== v40 ==
Design conv_mac, start of the top module:
module conv_mac (
    input         clk,
    input         rst,           
    input         in_valid,
    input  [31:0] OperandA,      
    input  [31:0] OperandB,      
    input  [7:0]  kernel_size,
    output        out_valid,
    output [31:0] result
);
wire        acc_en;
wire [31:0] mult_result;
floating_Mult multiplier(
    .clk(clk),
    .rst(rst),
    .OperandA(OperandA),
    .OperandB(OperandB),
    .in_valid(in_valid),
    .zero_exponent(),
    .Exception(),
    .NaN(),
    .out_valid(acc_en),
    .out(mult_result)
);
Accumulator accumulator(
    .clk(clk),
    .rst(rst),
    .IN1(mult_result),
    .in_valid(acc_en),
    .Accumulator(result),
    .output_valid(out_valid),
    .kernel_size(kernel_size)
);
endmodule
Size: ~7300 cells after synthesis, roughly 49 flip-flops, about 110 I/O pins, about 0.044 sq mm of cells after synthesis.
export LEC_CHECK = 0
export ABC_AREA = 1
export CAP_MARGIN = 20
export CORE_MARGIN = 2
export CORE_UTILIZATION = 40
export SLEW_MARGIN = 0
export TNS_END_PERCENT = 40
create_clock -name core_clock -period 43.3 [get_ports {clk}]
run.sh (not shown) runs the stock make flow with config.mk's settings and CLKGATE_MAP_FILE=.
Changes in v18 relative to v40:
- clearing ABC_AREA, which used to be 1
- swapping 40 for 58 in CORE_UTILIZATION
- swapping 0 for 20 in SLEW_MARGIN
- clearing TNS_END_PERCENT, which used to be 40
- putting SETUP_SLACK_MARGIN at 5.0 where nothing was set
- swapping 43.3 for 35.0 in the clock period (ns, I/O delays scaled along)
### Flow results
Having completed the whole flow, v18 delivered a layout that passed the timing, DRC and antenna checks. When v18 is set beside v40, its number of global-route vias before repair turns out to be about 14% larger. Summary of v18 over v40: die area has decreased. Run comparison: v18 critical path capture point accumulator.Accumulator[26]; v40 critical path capture point accumulator.Accumulator[24]. OperandB[28] as the worst setup path startpoint was reported by v40, and OperandB[25] by v18. Area after detailed placement | v18 above v40.
Here is what was changed in the inputs of v53 compared with v18.
- CAP_MARGIN now 5, was 20
- SETUP_SLACK_MARGIN no longer set, was 5.0
- ABC_AREA now 1, previously not set
- MAX_ROUTING_LAYER now met4, previously not set
- CORE_UTILIZATION now 72, was 58
- CTS_CLUSTER_SIZE now 60, previously not set
- CTS_CLUSTER_DIAMETER now 215, previously not set
- the clock period (ns, I/O delays scaled along) now 33.4, was 35.0
Findings:
Flow for v53 halted at global routing (5_1_grt), error code GRT-0116. Mean area per synthesized cell sits lower in v53 than in v18. Per the comparison of v53 with v18, overall die area lost 0.012 sq mm; chip area from the yosys synthesis statistics rose by 0.0016 sq mm; post-synthesis net count went up; starting density of the core rose 14 points. Summary of v53 over v18: last weighted congestion value of the routability-driven placer went up, share of synthesized cell area in and, or, nand and nor gates went up. The run showing the smaller post-place setup slack is v53.
Input-level comparison between v7 and v53:
- CAP_MARGIN changed from 5 to 15
- MAX_ROUTING_LAYER removed (was met4)
- CTS_CLUSTER_DIAMETER changed from 215 to 238
- TNS_END_PERCENT newly set to 10
- PLACE_DENSITY newly set to 0.43
- SETUP_SLACK_MARGIN newly set to 3.23
- CTS_CLUSTER_SIZE changed from 60 to 99
- the clock period (ns, I/O delays scaled along) changed from 33.4 to 25.1
### Flow results
v7 vs v53 on final estimated routing congestion in global placement: v7 is the lower one. Comparing v53 against v7, there is no change at all in area fraction in mux cells. Diff v53..v7 | synthesized net count | unchanged. On sequential element share of the synthesized area, v7 and v53 are neck and neck. Re post-synthesis chip area from yosys: no difference whatsoever between v53 and v7. The sum of net half-perimeters after detailed placement number comes out higher for v7 vs v53. Diff v53..v7 | synthesized area | unchanged. v53 -> v7: overall chip area delta 0, exact match. Between v7 and v53, it is v7 whose cell area reported after detailed placement is higher, by 3.3%. Of v7 and v53, it is v7 that has the lower worst setup timing slack at the placement stage. v7 did not finish; the tool stopped in clock tree synthesis (4_1_cts) with error DPL-0033. v7 against v53; total instance count after detailed placement is up slightly.

---

Setup of job 6266:
Starting RTL as in the previous note.
clock: 33.9 ns
lec_check: 0
abc_area: 1
cap_margin: 35
cell_pad_in_sites_global_placement: 3
core_aspect_ratio: 1.71
core_margin: 10
core_utilization: 40
gpl_routability_driven: 0
gpl_timing_driven: 1
place_density_lb_addon: 0.27
slew_margin: 20
tns_end_percent: 25
No final results exist for job 6266, since it was stopped by error FLW-0024 during 3_1_place_gp_skip_io.
Relative to job 6266, the following input files were edited for job 6928:
Settings: CORE_ASPECT_RATIO removed (was 1.71); PLACE_DENSITY_LB_ADDON removed (was 0.27); GPL_TIMING_DRIVEN removed (was 1); ABC_AREA removed (was 1); CAP_MARGIN changed from 35 to 20; CORE_MARGIN changed from 10 to 2; GPL_ROUTABILITY_DRIVEN removed (was 0); TNS_END_PERCENT removed (was 25); CELL_PAD_IN_SITES_GLOBAL_PLACEMENT removed (was 3); CORE_UTILIZATION changed from 40 to 55; the clock period (ns, I/O delays scaled along) changed from 33.9 to 43.0.
Notes after the runs:
Every stage of the flow completed for job 6928, and the final layout passed the timing, DRC and antenna checks.
[job 6928] total cell area reported by yosys after synthesis fell 1600 um^2 relative to job 6266
The adder-cell share of the synthesized area reported for job 6928 is greater than that of job 6266 by 1.2 points.
Compared with job 6266, in job 6928 XOR/XNOR share of the synthesized area grew by 0.78 points, synthesized netlist net count went down by about 18%, chip area went down 45000 um^2.
Input changes introduced in job 3129 (baseline for comparison: job 6928):
Settings: putting GPL_TIMING_DRIVEN at 0 where nothing was set; swapping 20 for 30 in SLEW_MARGIN; putting CTS_CLUSTER_DIAMETER at 340 where nothing was set; putting MAX_ROUTING_LAYER at met5 where nothing was set; swapping 55 for 61 in CORE_UTILIZATION; putting GPL_ROUTABILITY_DRIVEN at 0 where nothing was set; swapping 43.0 for 33.2 in the clock period (ns, I/O delays scaled along).
## What came out
- Although job 3129 finished all stages, its layout failed final checks on setup timing.
- Die area in job 3129 is about 10% below job 6928.
- Job 3129 against job 6928: fraction of the cycle the final worst path needs went up 10 points, wire length of the first global-routing pass went up by about 8%, sequential cell count saw little to no change.
- Looking at startpoint of the most critical setup path, the OperandA[1] result is from job 3129; the OperandB[9] one comes from job 6928.
Changes in job 5474 relative to job 3129:
Settings: CTS_CLUSTER_DIAMETER removed (was 340); ABC_AREA newly set to 1; GPL_TIMING_DRIVEN removed (was 0); SLEW_MARGIN changed from 30 to 20; CORE_UTILIZATION changed from 61 to 45; MAX_ROUTING_LAYER removed (was met5); GPL_ROUTABILITY_DRIVEN removed (was 0); the clock period (ns, I/O delays scaled along) changed from 33.2 to 33.0.
[summary]
Job 5474 had finished all stages when the layout checks came back failing, citing setup timing.
Against job 3129, job 5474 reports a global-route met1 utilization that is lower.
Comparing job 5474 and job 3129, synthesized net count is lower on job 3129.
Summary of job 5474 over job 3129: vias after detailed routing shows an increase of 8.2%; number of ordinary and repair buffers in the finished layout shows an increase of 1078.
Modified inputs, job 8462 compared to job 5474
Settings: putting CTS_CLUSTER_SIZE at 60 where nothing was set; swapping 45 for 66 in CORE_UTILIZATION; clearing ABC_AREA, which used to be 1; swapping 33.0 for 37.4 in the clock period (ns, I/O delays scaled along).
==> results <==
- Having completed the whole flow, job 8462 delivered a layout that passed the timing, DRC and antenna checks.
- Going from job 5474 to job 8462, register-to-register slack now larger; critical path depth fell by about 44%.
- Job 8462 packs its core tighter than job 5474.
- Final area: job 8462 vs job 5474 down 26%
- Job 8462: period utilization is 6.9 points lower than what job 5474 reported.
- Run comparison: job 8462 standard cell with the maximum stage delay on the critical path sky130_fd_sc_hd__clkdlybuf4s50_1; job 5474 standard cell with the maximum stage delay on the critical path sky130_fd_sc_hd__or4_4
- Relative to job 5474, area overhead of the layout relative to synthesis has decreased by 33 points in job 8462.
- Lower post-layout instance count excluding filler cells was reported by job 8462, not job 5474.
Relative to job 8462, the following input files were edited for job 7577:
Settings: CORE_UTILIZATION now 40, was 66; CTS_CLUSTER_SIZE no longer set, was 60; the clock period (ns, I/O delays scaled along) now 44.0, was 37.4.
## What came out
Looking only at number of antenna cells inserted, and setting everything else aside, the lower value of job 8462 and job 7577 goes to job 7577. Summary of job 7577 over job 8462: slack of the worst reg-to-reg path shows an increase of 3630 ps; fraction of area in non-clock buffers shows a reduction of 4.1 points; number of endpoints failing setup at the final stage shows no meaningful change. Diff job 8462 -> job 7577: setup slack went up by 1010 ps, wire length on met3 now sits lower, wire length shows a reduction of 3.9%, final design area excluding fillers now sits lower.
